Setup of run 1:
==> flow/design.v <==
module huffman(clk, reset, gray_valid, gray_data, CNT_valid, CNT1, CNT2, CNT3, CNT4, CNT5, CNT6,
    code_valid, HC1, HC2, HC3, HC4, HC5, HC6, M1, M2, M3, M4, M5, M6);
input clk;
input reset;
input gray_valid;
input [7:0] gray_data;
output CNT_valid;
output [7:0] CNT1, CNT2, CNT3, CNT4, CNT5, CNT6;
output code_valid;
output [7:0] HC1, HC2, HC3, HC4, HC5, HC6;
output [7:0] M1, M2, M3, M4, M5, M6;
parameter Wait = 0;
parameter GetData = 1;
parameter Bubble = 2;
parameter Calculate = 3;
parameter Reorder = 4;
parameter Done = 5;
reg [2:0] state;
reg [7:0] gray_data_ [1:6];    
reg [5:0] group_ [1:6];        
reg [7:0] huffman_code [1:6];
reg [7:0] Mi_ [1:6];
reg [6:0] data_count;
reg [2:0] x, y;                
reg [2:0] last;                
reg [2:0] z;                   
reg finishGetData, finish;
assign CNT1 = gray_data_[1];
assign CNT2 = gray_data_[2];
assign CNT3 = gray_data_[3];
assign CNT4 = gray_data_[4];
assign CNT5 = gray_data_[5];
assign CNT6 = gray_data_[6];
assign CNT_valid = finishGetData;
assign HC1 = huffman_code[1];
assign HC2 = huffman_code[2];
assign HC3 = huffman_code[3];
assign HC4 = huffman_code[4];
assign HC5 = huffman_code[5];
assign HC6 = huffman_code[6];
assign M1 = Mi_[1];
assign M2 = Mi_[2];
assign M3 = Mi_[3];
assign M4 = Mi_[4];
assign M5 = Mi_[5];
assign M6 = Mi_[6];
assign code_valid = finish;
wire [7:0] upper_w = gray_data_[last - 3'd1];
wire [7:0] lower_w = gray_data_[last];
wire [5:0] upper_g = group_[last - 3'd1];
wire [5:0] lower_g = group_[last];
integer i;
always@(posedge clk)begin
  finishGetData <= 1'b0;
  finish <= 1'b0;
  if(reset)begin
	state <= Wait;
	data_count <= 7'd0;
	x <= 3'd1;
	y <= 3'd1;
	z <= 3'd1;
	last <= 3'd6;
	for(i = 1;i < 7;i = i + 1)begin
		gray_data_[i] <= 8'd0;
		group_[i] <= 6'd1 << (i - 1);
		Mi_[i] <= 8'd0;
		huffman_code[i] <= 8'd0;
	end
  end
  else begin
	case(state)
		Wait, GetData:begin
			if(gray_valid)begin
				state <= GetData;
				for(i = 1;i < 7;i = i + 1)
					if(gray_data == i)
						gray_data_[i] <= gray_data_[i] + 8'd1;
				data_count <= data_count + 7'd1;
				if(data_count == 7'd99)begin
					finishGetData <= 1'b1;
					state <= Bubble;
				end
			end
		end
		Bubble:begin
			if(gray_data_[x] < gray_data_[x + 3'd1])begin
				gray_data_[x] <= gray_data_[x + 3'd1];
				gray_data_[x + 3'd1] <= gray_data_[x];
				group_[x] <= group_[x + 3'd1];
				group_[x + 3'd1] <= group_[x];
			end
			if((x + y) < 6)
				x <= x + 3'd1;
			else begin
				x <= 3'd1;
				if(y == 3'd5)
					state <= Calculate;
				else
					y <= y + 3'd1;
			end
		end
		Calculate:begin
			for(i = 1;i < 7;i = i + 1)begin
				if(lower_g[i - 1])begin
					huffman_code[i] <= huffman_code[i] | (Mi_[i] + 8'd1);
					Mi_[i] <= {Mi_[i][6:0], 1'b1};
				end
				if(upper_g[i - 1])
					Mi_[i] <= {Mi_[i][6:0], 1'b1};
			end
			gray_data_[last - 3'd1] <= upper_w + lower_w;
			group_[last - 3'd1] <= upper_g | lower_g;
			last <= last - 3'd1;
			z <= last - 3'd1;
			if(last == 3'd2)begin
				finish <= 1'b1;
				state <= Done;
			end
			else
				state <= Reorder;
		end
		Reorder:begin
			if(z >= 3'd2 && gray_data_[z - 3'd1] < gray_data_[z])begin
				gray_data_[z] <= gray_data_[z - 3'd1];
				gray_data_[z - 3'd1] <= gray_data_[z];
				group_[z] <= group_[z - 3'd1];
				group_[z - 3'd1] <= group_[z];
				z <= z - 3'd1;
			end
			else
				state <= Calculate;
		end
		default:
			state <= Done;
	endcase
  end
end
endmodule
clock: 3.27 ns
lec_check: 0
cap_margin: 20
core_margin: 2
core_utilization: 71
slew_margin: 20
run.sh (not shown) runs the stock make flow with config.mk's settings and CLKGATE_MAP_FILE=.
Run 1 never completed; the flow aborted with a tool error in clock tree synthesis.
## Diff of input files: run 2 against run 1
Settings: an added CTS_CLUSTER_SIZE of 15; an added CTS_CLUSTER_DIAMETER of 29; an added SETUP_SLACK_MARGIN of 0.69; a change of CORE_UTILIZATION from 71 to 68; a change of the clock period (ns, I/O delays scaled along) from 3.27 to 5.56.
--- outcome ---
Run 2: aborted in global routing (tool error)
Going from run 1 to run 2, die boundary height up 2.1%, die boundary width picked up an extra about 2%.
In the metrics for run 1 and run 2, the one carrying the higher cell count after placement is run 1.
Relative to run 1, the routability-driven placement congestion ratio of run 2 is lower by 0.013.
Of run 1 and run 2, the run reporting the higher worst slack after detailed placement was run 2.
Run 2 against run 1: I/O pin total held; die outline area went up about 4.3%.
Edits applied to the flow inputs when going from run 2 to run 3:
Settings: CTS_CLUSTER_SIZE now 51, was 15; CTS_CLUSTER_DIAMETER now 360, was 29; CORE_UTILIZATION now 72, was 68; HOLD_SLACK_MARGIN now 0.3, previously not set; SETUP_SLACK_MARGIN no longer set, was 0.69; PLACE_DENSITY now 0.65, previously not set; ABC_AREA now 1, previously not set; the clock period (ns, I/O delays scaled along) now 2.99, was 5.56.
Notes after the runs:
Sequential element share of the synthesized area came out lower on run 3 than on run 2.
The distinct cell type count after synthesis number comes out lower for run 3 vs run 2.
The height of the die of run 3 and that of run 2 are within noise of each other.
Of run 3 and run 2, none finishes clean.
Run 2 did not finish: a tool error stopped it during global routing.
Run 2 → run 3: horizontal die size stayed essentially flat, number of cell instances after yosys synthesis went up 915, synthesized cell count up 915.
Relative to run 3, the following input files were edited for run 4:
Settings: clearing HOLD_SLACK_MARGIN, which used to be 0.3; swapping 1 for 0 in ABC_AREA; swapping 360 for 373 in CTS_CLUSTER_DIAMETER; swapping 0.65 for 0.42 in PLACE_DENSITY; swapping 51 for 100 in CTS_CLUSTER_SIZE; swapping 2.99 for 4.52 in the clock period (ns, I/O delays scaled along).
--- outcome ---
- The flow ended early for run 3: it failed with a tool error in clock tree synthesis.
- In the summary table, run 4 is marked failed, with error GRT-0232 raised in global routing.
- Horizontal extent of the die (lower): run 4
- Going from run 3 to run 4, total standard cell area after synthesis saw a decrease, final estimated routing congestion in global placement saw a decrease, total die size saw a decrease.
- Against run 3, cell count after placement in run 4 fell by more than a quarter.
- Cell area after placement (run 4 vs. run 3) decreases by a little under 10%
- Run 4 vs run 3, sequential share of the synthesized area went up by 2.0 points.
- From run 4 to run 3, count of library flops with an enable pin did not move at all.
- On count of mapped cells out of synthesis, the higher figure sits with run 3, not run 4.
## Diff of input files: run 5 against run 4
Settings: an added SETUP_SLACK_MARGIN of 0.69; a deleted PLACE_DENSITY that had been 0.42; a change of CTS_CLUSTER_DIAMETER from 373 to 29; a change of CORE_UTILIZATION from 72 to 65; a deleted CTS_CLUSTER_SIZE that had been 100; a deleted ABC_AREA that had been 0; a change of the clock period (ns, I/O delays scaled along) from 4.52 to 5.76.
--- outcome ---
- Run 5: full flow OK, the timing, design-rule and antenna checks passed
- From run 4 to run 5, proportion of synthesized area in mux cells did not move at all.
- Of run 4 and run 5, the run reporting the higher effective utilization at floorplan was run 4.
- Compared with run 4, in run 5 post-place setup slack went up 1.08 ns; routability congestion estimate went down 2.8%.
Edits applied to the flow inputs when going from run 5 to run 6:
Settings: ABC_AREA: unset -> 1; CTS_CLUSTER_SIZE: unset -> 51; CTS_CLUSTER_DIAMETER: 29 -> 201; CORE_UTILIZATION: 65 -> 72; MAX_ROUTING_LAYER: unset -> met4; PLACE_DENSITY: unset -> 0.65; SETUP_SLACK_MARGIN: 0.69 -> unset; the clock period (ns, I/O delays scaled along): 5.76 -> 2.99.
## What came out
Run 6 did not finish: a tool error stopped it during clock tree synthesis. When run 6 is set beside run 5, its global placement routability congestion turns out to be about 10% larger. In run 6, die area is lower than in run 5. Summary: with run 5 as the reference, chip width in run 6 moved down by a few percent. The share of the yosys chip area belonging to registers number comes out lower for run 6 vs run 5. Of run 5 and run 6, the run reporting the lower adder-cell share of the synthesized area was run 6. Going from run 5 to run 6, post-synthesis instance area grew by a few percent. Relative to run 5, post-placement worst setup slack has decreased by 1.51 ns in run 6. Between run 6 and run 5, it is run 6 whose synthesized netlist net count is higher, by 915.
